==> flow/design.v (excerpt) <==
module mac_demo(input    clk, 
           input    reset, 
           input    ena,
   	   input    signed [16-1 : 0] k,
           input    signed [16-1 : 0] x,   
           output   signed [2 * 16 - 1 : 0] acc_out
          ) ;
           wire     signed [2 * 16 - 1 : 0] p ;
           wire     signed [2 * 16 - 1 : 0] acc_in ;
   multiplier  #(.width(16)) mult_0(.multiplicand(k),
                                          .multiplier(x),
                       			  .product(p)
                			  ) ;
   adder     #(.width(2*16)) add_0(.a(p),
                			 .b(acc_out),
                			 .sum(acc_in)
               				) ;
   accumulator  #(.width(2*16))  acc_0(.clk(clk),
                   			     .reset(reset),
                   			     .ena(ena),
                   			     .acc_in(acc_in),
                   			     .acc_out(acc_out)
                   			) ;
endmodule
For scale: about 1300 cells after synthesis, ~32 flip-flops, about 67 I/O pins, about 12000 um^2 of cells after synthesis.
clock: 4.52 ns
lec_check: 0
cap_margin: 20
core_margin: 2
core_utilization: 72
cts_cluster_size: 28
place_density: 0.71
setup_slack_margin: 1.15
slew_margin: 20
run.sh (not shown) runs the stock make flow with config.mk's settings and CLKGATE_MAP_FILE=.
The baseline died in global routing, error DPL-0038.
Change:
CORE_UTILIZATION = 68   (was 72)
CTS_CLUSTER_DIAMETER = 42   (was not set)
CTS_CLUSTER_SIZE = not set   (was 28)
PLACE_DENSITY = not set   (was 0.71)
SETUP_SLACK_MARGIN = not set   (was 1.15)
clock period = 6.45 ns   (was 4.52 ns; I/O delays follow)
After rerunning:
- Now the flow finished but fails on negative setup slack
- synthesized area is unchanged
- die size went up by 5.7%
- synthesized cell count is unchanged
Change:
CORE_UTILIZATION = 69   (was 68)
CTS_CLUSTER_DIAMETER = not set   (was 42)
CTS_CLUSTER_SIZE = 28   (was not set)
clock period = 4.52 ns   (was 6.45 ns; I/O delays follow)
Now the flow never finished: it broke off in global routing.
Synthesized cell count is unchanged.
Die size is lower slightly.
Synthesized area does not change.

========
Starting RTL as in the previous note.
Design mac_demo, start of the top module:
module mac_demo(input    clk, 
           input    reset, 
           input    ena,
   	   input    signed [16-1 : 0] k,
           input    signed [16-1 : 0] x,   
           output   signed [2 * 16 - 1 : 0] acc_out
          ) ;
           wire     signed [2 * 16 - 1 : 0] p ;
           wire     signed [2 * 16 - 1 : 0] acc_in ;
   multiplier  #(.width(16)) mult_0(.multiplicand(k),
                                          .multiplier(x),
                       			  .product(p)
                			  ) ;
   adder     #(.width(2*16)) add_0(.a(p),
                			 .b(acc_out),
                			 .sum(acc_in)
               				) ;
   accumulator  #(.width(2*16))  acc_0(.clk(clk),
                   			     .reset(reset),
                   			     .ena(ena),
                   			     .acc_in(acc_in),
                   			     .acc_out(acc_out)
                   			) ;
endmodule
==> flow/config.mk <==
export PLATFORM = sky130hd
export DESIGN_NAME = mac_demo
export DESIGN_NICKNAME = mac_demo
export VERILOG_FILES = /design/flow/design.v
export SDC_FILE = /design/flow/constraint.sdc
export NUM_CORES = 4
export LEC_CHECK = 0
export ABC_AREA = 1
export CAP_MARGIN = 0
export CORE_ASPECT_RATIO = 0.5
export CORE_MARGIN = 9
export CORE_UTILIZATION = 63
export SLEW_MARGIN = 20
export TNS_END_PERCENT = 5
==> flow/constraint.sdc <==
create_clock -name core_clock -period 7.0 [get_ports {clk}]
set_input_delay 1.4000 -clock core_clock [delete_from_list [all_inputs] [get_ports {clk}]]
set_output_delay 1.4000 -clock core_clock [all_outputs]
set_load 0.01 [all_outputs]
Edit:
Settings changed: CAP_MARGIN 0 to 15, CELL_PAD_IN_SITES_DETAIL_PLACEMENT from default to 1, CELL_PAD_IN_SITES_GLOBAL_PLACEMENT from default to 2, CORE_ASPECT_RATIO 0.5 to 0.86, CORE_MARGIN 9 to 2, CORE_UTILIZATION 63 to 40, CTS_CLUSTER_DIAMETER from default to 289, CTS_CLUSTER_SIZE from default to 31, MAX_ROUTING_LAYER from default to met4, PLACE_DENSITY_LB_ADDON from default to 0.1, SETUP_SLACK_MARGIN from default to 1.95, TNS_END_PERCENT 5 to default.
Result:
- The changed run went through all stages and came out clean
- synthesized area does not change
- worst hold slack improves by 0.038 ns
- flip-flop count does not change
- critical path depth increases by 2
- via count increases by 4.7%
- count of clock-buffer cells in the layout increases by 1
Edit:
Settings changed: ABC_AREA 1 to default, CAP_MARGIN 15 to 20, CELL_PAD_IN_SITES_DETAIL_PLACEMENT 1 to default, CELL_PAD_IN_SITES_GLOBAL_PLACEMENT 2 to default, CORE_ASPECT_RATIO 0.86 to 1.1, CTS_CLUSTER_SIZE 31 to 41, MAX_ROUTING_LAYER met4 to default, PLACE_DENSITY_LB_ADDON 0.1 to default, SETUP_SLACK_MARGIN 1.95 to default.
Effect:
- The changed run produced a clean layout
- via count drops by 21%
- register-to-register slack gets worse by 0.57 ns
- first-iteration DRC count drops by 40%
- clock-buffer cell count drops by 1
- worst hold slack gets worse by 0.095 ns
- die size drops by 6.3%
- design area drops by 20%
Edit:
Settings changed: CORE_ASPECT_RATIO 1.1 to default, CORE_MARGIN 2 to 9, CORE_UTILIZATION 40 to 63, CTS_CLUSTER_DIAMETER 289 to default, CTS_CLUSTER_SIZE 41 to default, TNS_END_PERCENT from default to 5.
Result: Worst hold slack loses 0.021 ns; area after synthesis does not change; maximum frequency is lower by 1.4%; via count is higher by 0.64%; wire length is higher by 4.4%; setup slack loses 0.096 ns; flip-flop count stays the same; synthesized cell count is unchanged; register-to-register slack stays flat.
Edit:
Settings changed: CORE_MARGIN 9 to 2, CORE_UTILIZATION 63 to 43, TNS_END_PERCENT 5 to default.
Clock period 7.0 ns to 4.18 ns, I/O delays scaled along.
Now the flow finished with negative setup slack left.
Non-clock buffer count rises by 89.
Final area rises by 12%.
Synthesized area does not change.
Routed wire length rises by 10%.
Global-route usage falls by 2.6 points.
Worst setup slack loses 2.2 ns.
Register-to-register slack loses 2.7 ns.
Critical path depth rises by 2.
Final cell count rises by 13%.
Sequential share of layout area falls by 0.46 points.
Utilization falls by 19 points.
